==> inputs of job 3133 <==
## ICMS
module ICMS(
    input CLK,
    input RST,
    input radar_echo,
    input scan_for_target,
    input [31:0] jet_speed,
    input [31:0] max_safe_distance,
    input [5:0] wind,
    input thunderstorm,
    input [1:0] visibility,
    input signed [7:0] temperature,
    output radar_pulse_trigger,
    output [31:0] distance_to_target,
    output safe_to_engage,
    output threat_detected,
    output emergency_landing_alert,
    output [1:0] ECSU_state,  
    output [1:0] ARTAU_state
);
==> flow/config.mk <==
export PLATFORM = sky130hd
export DESIGN_NAME = ICMS
export DESIGN_NICKNAME = ICMS
export VERILOG_FILES = /design/flow/design.v
export SDC_FILE = /design/flow/constraint.sdc
export NUM_CORES = 4
export LEC_CHECK = 0
export ABC_AREA = 1
export CAP_MARGIN = 25
export CELL_PAD_IN_SITES_DETAIL_PLACEMENT = 2
export CELL_PAD_IN_SITES_GLOBAL_PLACEMENT = 0
export CORE_ASPECT_RATIO = 1.06
export CORE_MARGIN = 4
export CORE_UTILIZATION = 40
export CTS_CLUSTER_SIZE = 68
export HOLD_SLACK_MARGIN = -0.1
export MAX_ROUTING_LAYER = met4
export SLEW_MARGIN = 20
export TNS_END_PERCENT = 25
==> flow/constraint.sdc <==
create_clock -name core_clock -period 26.8 [get_ports {CLK}]
set_input_delay 5.3600 -clock core_clock [delete_from_list [all_inputs] [get_ports {CLK}]]
set_output_delay 5.3600 -clock core_clock [all_outputs]
set_load 0.01 [all_outputs]
run.sh (not shown) runs the stock make flow with config.mk's settings and CLKGATE_MAP_FILE=.
==> inputs of job 8499, as changes to job 3133 <==
==> flow/config.mk (replaced) <==
export PLATFORM = sky130hd
export DESIGN_NAME = ICMS
export DESIGN_NICKNAME = ICMS
export VERILOG_FILES = /design/flow/design.v
export SDC_FILE = /design/flow/constraint.sdc
export NUM_CORES = 4
export LEC_CHECK = 0
export CAP_MARGIN = 20
export CORE_MARGIN = 2
export CORE_UTILIZATION = 66
export MAX_ROUTING_LAYER = met4
export SLEW_MARGIN = 20
==> flow/constraint.sdc (replaced) <==
create_clock -name core_clock -period 24.7 [get_ports {CLK}]
set_input_delay 4.9400 -clock core_clock [delete_from_list [all_inputs] [get_ports {CLK}]]
set_output_delay 4.9400 -clock core_clock [all_outputs]
set_load 0.01 [all_outputs]
==> inputs of job 3637, as changes to job 3133 <==
==> flow/config.mk (replaced) <==
export PLATFORM = sky130hd
export DESIGN_NAME = ICMS
export DESIGN_NICKNAME = ICMS
export VERILOG_FILES = /design/flow/design.v
export SDC_FILE = /design/flow/constraint.sdc
export NUM_CORES = 4
export LEC_CHECK = 0
export ABC_AREA = 1
export CAP_MARGIN = 30
export CORE_MARGIN = 2
export CORE_UTILIZATION = 71
export CTS_CLUSTER_DIAMETER = 227
export CTS_CLUSTER_SIZE = 46
export GPL_ROUTABILITY_DRIVEN = 1
export GPL_TIMING_DRIVEN = 1
export HOLD_SLACK_MARGIN = -0.1
export MAX_ROUTING_LAYER = met4
export SLEW_MARGIN = 30
==> flow/constraint.sdc (replaced) <==
create_clock -name core_clock -period 25.2 [get_ports {CLK}]
set_input_delay 5.0400 -clock core_clock [delete_from_list [all_inputs] [get_ports {CLK}]]
set_output_delay 5.0400 -clock core_clock [all_outputs]
set_load 0.01 [all_outputs]
==> out/metrics.csv <==
metric;value;unit
dieHeight;197.5;um
netlist_area;24710;um2
error_line;[ERROR GRT-0232] Routing congestion too high. Check the congestion heatmap in the GUI.;
synthTopCellsByCount;ha_1 (313), nand2_1 (303), inv_1 (272);
stop_stage;global routing (5_1_grt);
status;aborted with a tool error;
die_w;197.5;um
mux_share;4.081;%
xor_area_share;6.117;%
-- figures above: job 8499

==> out/metrics.csv <==
metric;value;unit
xor_area_share;5.150;%
skew;0.007641;ns
synthTopCellsByCount;nand2_1 (760), inv_1 (584), ha_1 (313);
die_w;186.7;um
status;finished clean;
netlist_area;23710;um2
dieHeight;186.7;um
-- figures above: job 3637

==> out/metrics.csv <==
metric;value;unit
status;aborted with a tool error;
stop_stage;detailed placement (3_5_place_dp);
error_line;[ERROR DPL-0033] detailed placement checks failed during check placement.;
die_w;244.5;um
dieHeight;258.7;um
mux_share;0;%
xor_area_share;5.150;%
synthTopCellsByCount;nand2_1 (760), inv_1 (584), ha_1 (313);
ys_warn_count;2;
seq_area_frac_synth;12.26;%
ys_cells;3448;
netlist_area;23710;um2
-- figures above: job 3133



==> run E <==
==> flow/design.v <==
`timescale 1us / 1ps
module ARTAU(
    input radar_echo,
    input scan_for_target,
    input [31:0] jet_speed,
    input [31:0] max_safe_distance,
    input RST,
    input CLK,
    output reg radar_pulse_trigger,
    output reg [31:0] distance_to_target,
    output reg threat_detected,
    output reg [1:0] ARTAU_state
);
reg [31:0] distance1;   
reg [31:0] distance2;   
reg [11:0] elapsed_time;   
reg have_prev;          
parameter c0 = 300000000;   
parameter radar_pulse_duration = 300;   
parameter max_listen_time = 2000;   
parameter assess_timeout = 3000;   
wire [40:0] echo_product = c0 * elapsed_time;
wire [40:0] echo_distance = echo_product / 2000;
wire [11:0] elapsed_ms = elapsed_time / 1000;
wire [44:0] predicted_distance = distance2 + jet_speed * elapsed_ms;
always @(posedge CLK or posedge RST) begin
    if (RST) begin
        ARTAU_state <= 2'b00;   
        radar_pulse_trigger <= 0;
        distance_to_target <= 0;
        threat_detected <= 0;
        distance1 <= 0;
        elapsed_time <= 0;
        have_prev <= 0;
    end else begin
        case (ARTAU_state)
            2'b00:   
                if (scan_for_target) begin
                    radar_pulse_trigger <= 1;
                    ARTAU_state <= 2'b01;   
                end
            2'b01:   
                if (elapsed_time < radar_pulse_duration) begin
                    radar_pulse_trigger <= 1;
                    elapsed_time <= elapsed_time + 100;   
                end else begin
                    radar_pulse_trigger <= 0;
                    elapsed_time <= 0;
                    ARTAU_state <= 2'b10;   
                end
            2'b10:   
                if (elapsed_time < max_listen_time) begin
                    if (radar_echo) begin
                        distance1 <= distance2;
                        distance2 <= echo_distance[31:0];
                        elapsed_time <= 0;
                        if (have_prev) begin
                            ARTAU_state <= 2'b11;   
                        end else begin
                            have_prev <= 1;
                            radar_pulse_trigger <= 1;
                            ARTAU_state <= 2'b01;   
                        end
                    end else begin
                        elapsed_time <= elapsed_time + 100;
                    end
                end else begin
                    ARTAU_state <= 2'b00;
                    radar_pulse_trigger <= 0;
                    distance_to_target <= 0;
                    threat_detected <= 0;
                    elapsed_time <= 0;
                    have_prev <= 0;
                end
            2'b11:   
                if (elapsed_time < assess_timeout) begin
                    distance_to_target <= distance2;
                    threat_detected <= (predicted_distance < distance1) && distance2 < max_safe_distance;
                    if (scan_for_target) begin
                        radar_pulse_trigger <= 1;
                        elapsed_time <= 0;
                        ARTAU_state <= 2'b01;   
                    end else begin
                        elapsed_time <= elapsed_time + 100;
                    end
                end else begin
                    ARTAU_state <= 2'b00;
                    radar_pulse_trigger <= 0;
                    distance_to_target <= 0;
                    threat_detected <= 0;
                    elapsed_time <= 0;
                    have_prev <= 0;
                end
        endcase
    end
end
endmodule
module ECSU(
    input CLK,
    input RST,
    input thunderstorm,
    input [5:0] wind,
    input [1:0] visibility,
    input signed [7:0] temperature,
    output reg severe_weather,
    output reg emergency_landing_alert,
    output reg [1:0] ECSU_state
);
    parameter ALL_CLEAR = 2'b00;
    parameter CAUTION = 2'b01;
    parameter HIGH_ALERT = 2'b10;
    parameter EMERGENCY = 2'b11;
    reg [1:0] current_state, next_state;
    always @(posedge CLK or posedge RST) begin
        if (RST) begin
            current_state <= ALL_CLEAR;
        end else begin
            current_state <= next_state;
        end
    end
    always @(*) begin
        severe_weather = (current_state == HIGH_ALERT) || (current_state == EMERGENCY);
        emergency_landing_alert = (current_state == EMERGENCY);
        ECSU_state = current_state;
    end
    always @(*) begin
        next_state = current_state;
        case (current_state)
            ALL_CLEAR: begin
                if (wind >= 11 && wind <= 15)  
                    next_state = CAUTION;
                else if (visibility == 2'b01)  
                    next_state = CAUTION;
                else if (thunderstorm || wind > 15 || temperature > 35 || temperature < -35 || visibility == 2'b11) begin
                    next_state = HIGH_ALERT;
                end
            end
            CAUTION: begin
                if (wind <= 10 && visibility == 2'b00)  
                    next_state = ALL_CLEAR;
                else if (thunderstorm || wind > 15 || temperature > 35 || temperature < -35 || visibility == 2'b11) begin
                    next_state = HIGH_ALERT;
                end
            end
            HIGH_ALERT: begin
                if (temperature < -40 || temperature > 40 || wind > 20) begin
                    next_state = EMERGENCY;
                end else if (!thunderstorm && wind <= 10 && temperature >= -35 && temperature <= 35 && visibility != 2'b11) begin
                    next_state = CAUTION;
                end
            end
            EMERGENCY: begin
            end
        endcase
    end
endmodule
`timescale 1us / 1ps
module ICMS(
    input CLK,
    input RST,
    input radar_echo,
    input scan_for_target,
    input [31:0] jet_speed,
    input [31:0] max_safe_distance,
    input [5:0] wind,
    input thunderstorm,
    input [1:0] visibility,
    input signed [7:0] temperature,
    output radar_pulse_trigger,
    output [31:0] distance_to_target,
    output safe_to_engage,
    output threat_detected,
    output emergency_landing_alert,
    output [1:0] ECSU_state,  
    output [1:0] ARTAU_state
);
   wire severe_weather;
   ARTAU artau_inst (
       .radar_echo(radar_echo),
       .scan_for_target(scan_for_target),
       .jet_speed(jet_speed),
       .max_safe_distance(max_safe_distance),
       .RST(RST),
       .CLK(CLK),
       .radar_pulse_trigger(radar_pulse_trigger),
       .distance_to_target(distance_to_target),
       .threat_detected(threat_detected),
       .ARTAU_state(ARTAU_state)
   );
   ECSU ecsu_inst (
       .CLK(CLK),
       .RST(RST),
       .thunderstorm(thunderstorm),
       .wind(wind),
       .visibility(visibility),
       .temperature(temperature),
       .severe_weather(severe_weather),
       .emergency_landing_alert(emergency_landing_alert),
       .ECSU_state(ECSU_state)
   );
   assign safe_to_engage = (threat_detected) && (!severe_weather);
endmodule
==> flow/run.sh <==
#!/bin/bash
# the make line also repeats each setting of config.mk as NAME=value (left out here)
make -C /OpenROAD-flow-scripts/flow DESIGN_CONFIG=/design/flow/config.mk WORK_HOME=/design/flow/orfs CLKGATE_MAP_FILE= finish
==> flow/config.mk <==
export PLATFORM = sky130hd
export DESIGN_NAME = ICMS
export DESIGN_NICKNAME = ICMS
export VERILOG_FILES = /design/flow/design.v
export SDC_FILE = /design/flow/constraint.sdc
export NUM_CORES = 4
export LEC_CHECK = 0
export ABC_AREA = 1
export CAP_MARGIN = 5
export CORE_MARGIN = 2
export CORE_UTILIZATION = 72
export CTS_CLUSTER_DIAMETER = 397
export CTS_CLUSTER_SIZE = 70
export PLACE_DENSITY = 0.35
export SETUP_SLACK_MARGIN = 1.69
export SLEW_MARGIN = 20
==> flow/constraint.sdc <==
create_clock -name core_clock -period 11.6 [get_ports {CLK}]
set_input_delay 2.3200 -clock core_clock [delete_from_list [all_inputs] [get_ports {CLK}]]
set_output_delay 2.3200 -clock core_clock [all_outputs]
set_load 0.01 [all_outputs]
==> inputs of run D, as changes to run E <==
==> flow/config.mk (replaced) <==
export PLATFORM = sky130hd
export DESIGN_NAME = ICMS
export DESIGN_NICKNAME = ICMS
export VERILOG_FILES = /design/flow/design.v
export SDC_FILE = /design/flow/constraint.sdc
export NUM_CORES = 4
export LEC_CHECK = 0
export ABC_AREA = 1
export CAP_MARGIN = 40
export CORE_MARGIN = 2
export CORE_UTILIZATION = 72
export SLEW_MARGIN = 20
export TNS_END_PERCENT = 20
==> flow/constraint.sdc (replaced) <==
create_clock -name core_clock -period 24.6 [get_ports {CLK}]
set_input_delay 4.9200 -clock core_clock [delete_from_list [all_inputs] [get_ports {CLK}]]
set_output_delay 4.9200 -clock core_clock [all_outputs]
set_load 0.01 [all_outputs]
==> inputs of run C, as changes to run E <==
==> flow/config.mk (replaced) <==
export PLATFORM = sky130hd
export DESIGN_NAME = ICMS
export DESIGN_NICKNAME = ICMS
export VERILOG_FILES = /design/flow/design.v
export SDC_FILE = /design/flow/constraint.sdc
export NUM_CORES = 4
export LEC_CHECK = 0
export CAP_MARGIN = 20
export CORE_MARGIN = 2
export CORE_UTILIZATION = 40
export SLEW_MARGIN = 20
==> flow/constraint.sdc (replaced) <==
create_clock -name core_clock -period 30.0 [get_ports {CLK}]
set_input_delay 6.0000 -clock core_clock [delete_from_list [all_inputs] [get_ports {CLK}]]
set_output_delay 6.0000 -clock core_clock [all_outputs]
set_load 0.01 [all_outputs]
==> changes_impl.md <==
## Implementation

* Xor/xnor share at 0.0515
* Exit stage: clock tree synthesis (4_1_cts)
* Register area share after synthesis at 0.123
* Outcome: did not finish
* Top logic family: simple AND/OR/NAND/NOR gates
* Yosys Chip Area at 23700 um2
* Yosys adder share at 0.230
* Worst slack, placed at -9.80 ns
* Vert. Die Dim at 185 um
* Synth Instances at 3448
* Yosys stat cell total at 3448
* Average size of a mapped cell at 6.88 um2
* Top cells, area: ha_1 17%, nand2_1 12%, inv_1 9.2%, dfrtp_1 8.3%, fa_1 6.5%
* Error: [ERROR DPL-0033] detailed placement checks failed during check placement.
* Max-area cell share at 0.165
* Yosys aoi share at 0.106
The numbers above come from run E.

==> changes_impl.md <==
## Flow update

* Top cells, area: ha_1 17%, nand2_1 12%, inv_1 9.2%, dfrtp_1 8.3%, fa_1 6.5%
* Average size of a mapped cell at 6.88 um2
* Synth Instances at 3448
* Yosys aoi share at 0.106
* Outcome: no timing/DRC/antenna violations
* Top logic family: simple AND/OR/NAND/NOR gates
* Worst slack, placed at 0.913 ns
* Yosys Chip Area at 23700 um2
* Yosys stat cell total at 3448
* Register area share after synthesis at 0.123
* Xor/xnor share at 0.0515
* Max-area cell share at 0.165
* Vert. Die Dim at 185 um
* Yosys adder share at 0.230
The numbers above come from run D.

==> changes_impl.md <==
## Flow update

* Outcome: no timing/DRC/antenna violations
* Xor/xnor share at 0.0612
* CP max FO at 15
* Top logic family: AND-OR/OR-AND gates
* Vert. Die Dim at 253 um
* Register area share after synthesis at 0.118
* Yosys adder share at 0.222
* Average size of a mapped cell at 8.00 um2
* Vias at 24135
* Worst hold endpoint: artau_inst.distance1[1]
* Top cells, area: ha_1 16%, dfrtp_1 8.0%, fa_1 6.2%, nand2_1 4.6%, a21oi_1 4.6%
* CTS tree: yes
* Synth Instances at 3088
The numbers above come from run C.



==> inputs of job 997 <==
RTL: the design.v shown in full above, as it stands there.
clock: 30.0 ns
lec_check: 0
abc_area: 1
cap_margin: 20
cell_pad_in_sites_global_placement: 1
core_aspect_ratio: 0.5
core_margin: 2
core_utilization: 19
cts_cluster_diameter: 211
cts_cluster_size: 99
slew_margin: 20
==> inputs of job 393, as changes to job 997 <==
==> flow/config.mk (replaced) <==
export PLATFORM = sky130hd
export DESIGN_NAME = ICMS
export DESIGN_NICKNAME = ICMS
export VERILOG_FILES = /design/flow/design.v
export SDC_FILE = /design/flow/constraint.sdc
export NUM_CORES = 4
export LEC_CHECK = 0
export CAP_MARGIN = 20
export CELL_PAD_IN_SITES_GLOBAL_PLACEMENT = 0
export CORE_ASPECT_RATIO = 1.13
export CORE_MARGIN = 9
export CORE_UTILIZATION = 43
export CTS_CLUSTER_DIAMETER = 171
export CTS_CLUSTER_SIZE = 73
export GPL_ROUTABILITY_DRIVEN = 0
export GPL_TIMING_DRIVEN = 0
export HOLD_SLACK_MARGIN = 0.04
export MAX_ROUTING_LAYER = met4
export SETUP_SLACK_MARGIN = -2.0
export SLEW_MARGIN = 5
==> summary of the runs <==
- Between job 997 and job 393, the lower fmax is in job 393 (gap about 27%, measured against job 393).
- Against job 997, the global-route usage of job 393 is higher by 11 points.
- Of job 393 and job 997, job 393 has the higher synthesized area (gap 4.2%, measured against job 997).
- Against job 393, the die size of job 997 is larger by about 90%.
- Of job 997 and job 393, job 393 has the higher non-clock buffer count (gap 119).
- Core utilization: job 997 is lower than job 393 (27 points).
- Job 393 finished with negative setup slack left. Job 997 completed without violations.
- In job 997 the hold slack is lower than in job 393, by 0.018 ns.
==> figures <==
Outcome: job 393 complete, but fails checks; job 997 no timing/DRC/antenna violations
Reasons for failing layout checks: job 393 negative setup slack; job 997 -
Logic inverters: job 393 280; job 997 664
Buffers inserted during post-CTS setup optimization: job 393 1; job 997 0
Count of mapped cells out of synthesis: job 393 3088; job 997 3448
Flop share of the area: job 393 10.5%; job 997 10.7%
Detailed placement HPWL: job 393 59.4 mm; job 997 59.2 mm
End point of the most critical hold path: job 393 artau_inst.distance1[23]; job 997 artau_inst.distance1[26]
Synthesized area per cell: job 393 8.00 µm²; job 997 6.88 µm²
Global-route usage over all layers: job 393 21.6%; job 997 10.8%
Yosys stat cell total: job 393 3088; job 997 3448
Placement-stage worst setup slack: job 393 -2.13 ns; job 997 5.98 ns
Final-layout worst hold slack: job 393 0.508 ns; job 997 0.490 ns
Worst clock skew: job 393 0.0111 ns; job 997 0.0172 ns
First-pass GRT wire length: job 393 119 mm; job 997 113 mm
Starting utilization of the core area: job 393 43.9%; job 997 19.2%
